==> build 32 <==
==> flow/design.v (excerpt) <==
module LASER (
    input CLK,
    input RST,
    input [3:0] X,
    input [3:0] Y,
    output reg [3:0] C1X,
    output reg [3:0] C1Y,
    output reg [3:0] C2X,
    output reg [3:0] C2Y,
    output reg DONE
);
make LEC_CHECK=0 ABC_AREA=1 CAP_MARGIN=20 CORE_MARGIN=2 CORE_UTILIZATION=17 GPL_TIMING_DRIVEN=0 MIN_ROUTING_LAYER=met2 PLACE_DENSITY=0.58 SETUP_SLACK_MARGIN=0.18 SLEW_MARGIN=20 finish   # period 3.99 ns
run.sh (not shown) runs the stock make flow with config.mk's settings and CLKGATE_MAP_FILE=.
==> inputs of trial 4, as changes to build 32 <==
CORE_UTILIZATION = 59   (was 17)
GPL_TIMING_DRIVEN = not set   (was 0)
MIN_ROUTING_LAYER = not set   (was met2)
PLACE_DENSITY = not set   (was 0.58)
SETUP_SLACK_MARGIN = not set   (was 0.18)
==> flow/constraint.sdc (replaced) <==
create_clock -name core_clock -period 6.02 [get_ports {CLK}]
set_input_delay 1.2040 -clock core_clock [delete_from_list [all_inputs] [get_ports {CLK}]]
set_output_delay 1.2040 -clock core_clock [all_outputs]
set_load 0.01 [all_outputs]
==> inputs of trial 27, as changes to build 32 <==
CAP_MARGIN = 15   (was 20)
CORE_UTILIZATION = 72   (was 17)
CTS_CLUSTER_SIZE = 74   (was not set)
GPL_TIMING_DRIVEN = not set   (was 0)
MIN_ROUTING_LAYER = not set   (was met2)
PLACE_DENSITY = 0.65   (was 0.58)
SETUP_SLACK_MARGIN = not set   (was 0.18)
==> flow/constraint.sdc (replaced) <==
create_clock -name core_clock -period 5.11 [get_ports {CLK}]
set_input_delay 1.0220 -clock core_clock [delete_from_list [all_inputs] [get_ports {CLK}]]
set_output_delay 1.0220 -clock core_clock [all_outputs]
set_load 0.01 [all_outputs]
==> flow_summary_export.csv <==
group,metric,value,unit
route,detailroute.wirelength.met3,3.44,mm
route,route.antenna.diode_count,0,
route,wirelength_routed,59.9,mm
worst_setup_path,worstPathRequired,6.46,ns
global_route,first_global_vias,16200,
outcome,run_status,"no timing/DRC/antenna violations",
placed_design,pre_cts_ws,-0.187,ns
Source of the figures above: trial 4

==> flow_summary_export.csv <==
group,metric,value,unit
sta,finalWorstSetupSlack,-2.08,ns
outcome,run_status,"failed layout checks",
global_route,first_global_vias,24500,
worst_setup_path,worstPathRequired,4.52,ns
outcome,failed_checks,"negative setup slack",
clock_network,max-clock-path-buffers,3,
route,detailroute.wirelength.met3,27.9,mm
placed_design,pre_cts_ws,-2.87,ns
route,wirelength_routed,68.5,mm
route,route.antenna.diode_count,0,
sta,setup-violations-final,6,
Source of the figures above: build 32

==> flow_summary_export.csv <==
group,metric,value,unit
placed_design,pre_cts_ws,-0.652,ns
global_route,first_global_vias,20500,
sta,clock-skew-final,0.0427,ns
route,wirelength_routed,88.9,mm
worst_setup_path,cp_num_buf_inv,8,
outcome,failed_checks,"negative setup slack",
sta,post-route-period-util,128,%
sta,finalWorstSetupSlack,-1.44,ns
route,detailroute.wirelength.met3,14.1,mm
outcome,run_status,"failed layout checks",
sta,setup-violations-final,6,
route,route.antenna.diode_count,2,
Source of the figures above: trial 27


* * *

==> inputs of run G <==
Starting RTL as in the previous note.
clock: 7.38 ns
lec_check: 0
cap_margin: 20
core_margin: 2
core_utilization: 72
cts_cluster_diameter: 277
gpl_timing_driven: 0
min_routing_layer: met1
place_density_lb_addon: 0.13
slew_margin: 20
==> run Z (differences from run G) <==
CELL_PAD_IN_SITES_GLOBAL_PLACEMENT = 1   (was not set)
CORE_ASPECT_RATIO = 1.71   (was not set)
CORE_MARGIN = 7   (was 2)
CORE_UTILIZATION = 28   (was 72)
GPL_ROUTABILITY_DRIVEN = 0   (was not set)
HOLD_SLACK_MARGIN = 0.01   (was not set)
MIN_ROUTING_LAYER = met2   (was met1)
PLACE_DENSITY_LB_ADDON = 0.2   (was 0.13)
SETUP_SLACK_MARGIN = 1.98   (was not set)
SLEW_MARGIN = 40   (was 20)
TNS_END_PERCENT = 45   (was not set)
==> flow_results.xml <==
<?xml version="1.0" encoding="UTF-8"?>
<metrics>
  <group name="layout">
    <metric name="sh_comb_area" unit="%">38.9</metric>
    <metric name="nNonClkBuffers" unit="">82</metric>
  </group>
  <group name="global_route">
    <metric name="antenna_violations_before_repair" unit="">0</metric>
    <metric name="grt_use_met2" unit="%">61.7</metric>
  </group>
  <group name="status">
    <metric name="run_status" unit="">complete, no violations</metric>
  </group>
  <group name="detailed_routing">
    <metric name="routed.top_layer" unit="">met4</metric>
  </group>
  <group name="critical_path">
    <metric name="path_depth" unit="">29</metric>
    <metric name="worstPathBufferInverterCount" unit="">7</metric>
  </group>
  <group name="floorplan">
    <metric name="floorplan.die.height" unit="um">179</metric>
  </group>
</metrics>
-- figures above: run G

==> flow_results.xml <==
<?xml version="1.0" encoding="UTF-8"?>
<metrics>
  <group name="global_route">
    <metric name="antenna_violations_before_repair" unit="">1</metric>
    <metric name="grt_use_met2" unit="%">37.1</metric>
  </group>
  <group name="critical_path">
    <metric name="worstPathBufferInverterCount" unit="">4</metric>
  </group>
  <group name="layout">
    <metric name="nNonClkBuffers" unit="">145</metric>
    <metric name="clock_tree_area_fraction" unit="%">4.70</metric>
    <metric name="sh_comb_area" unit="%">38.7</metric>
  </group>
  <group name="detailed_routing">
    <metric name="routed.top_layer" unit="">met5</metric>
  </group>
  <group name="status">
    <metric name="run_status" unit="">complete, no violations</metric>
  </group>
  <group name="timing">
    <metric name="whs" unit="ps">379</metric>
  </group>
</metrics>
-- figures above: run Z

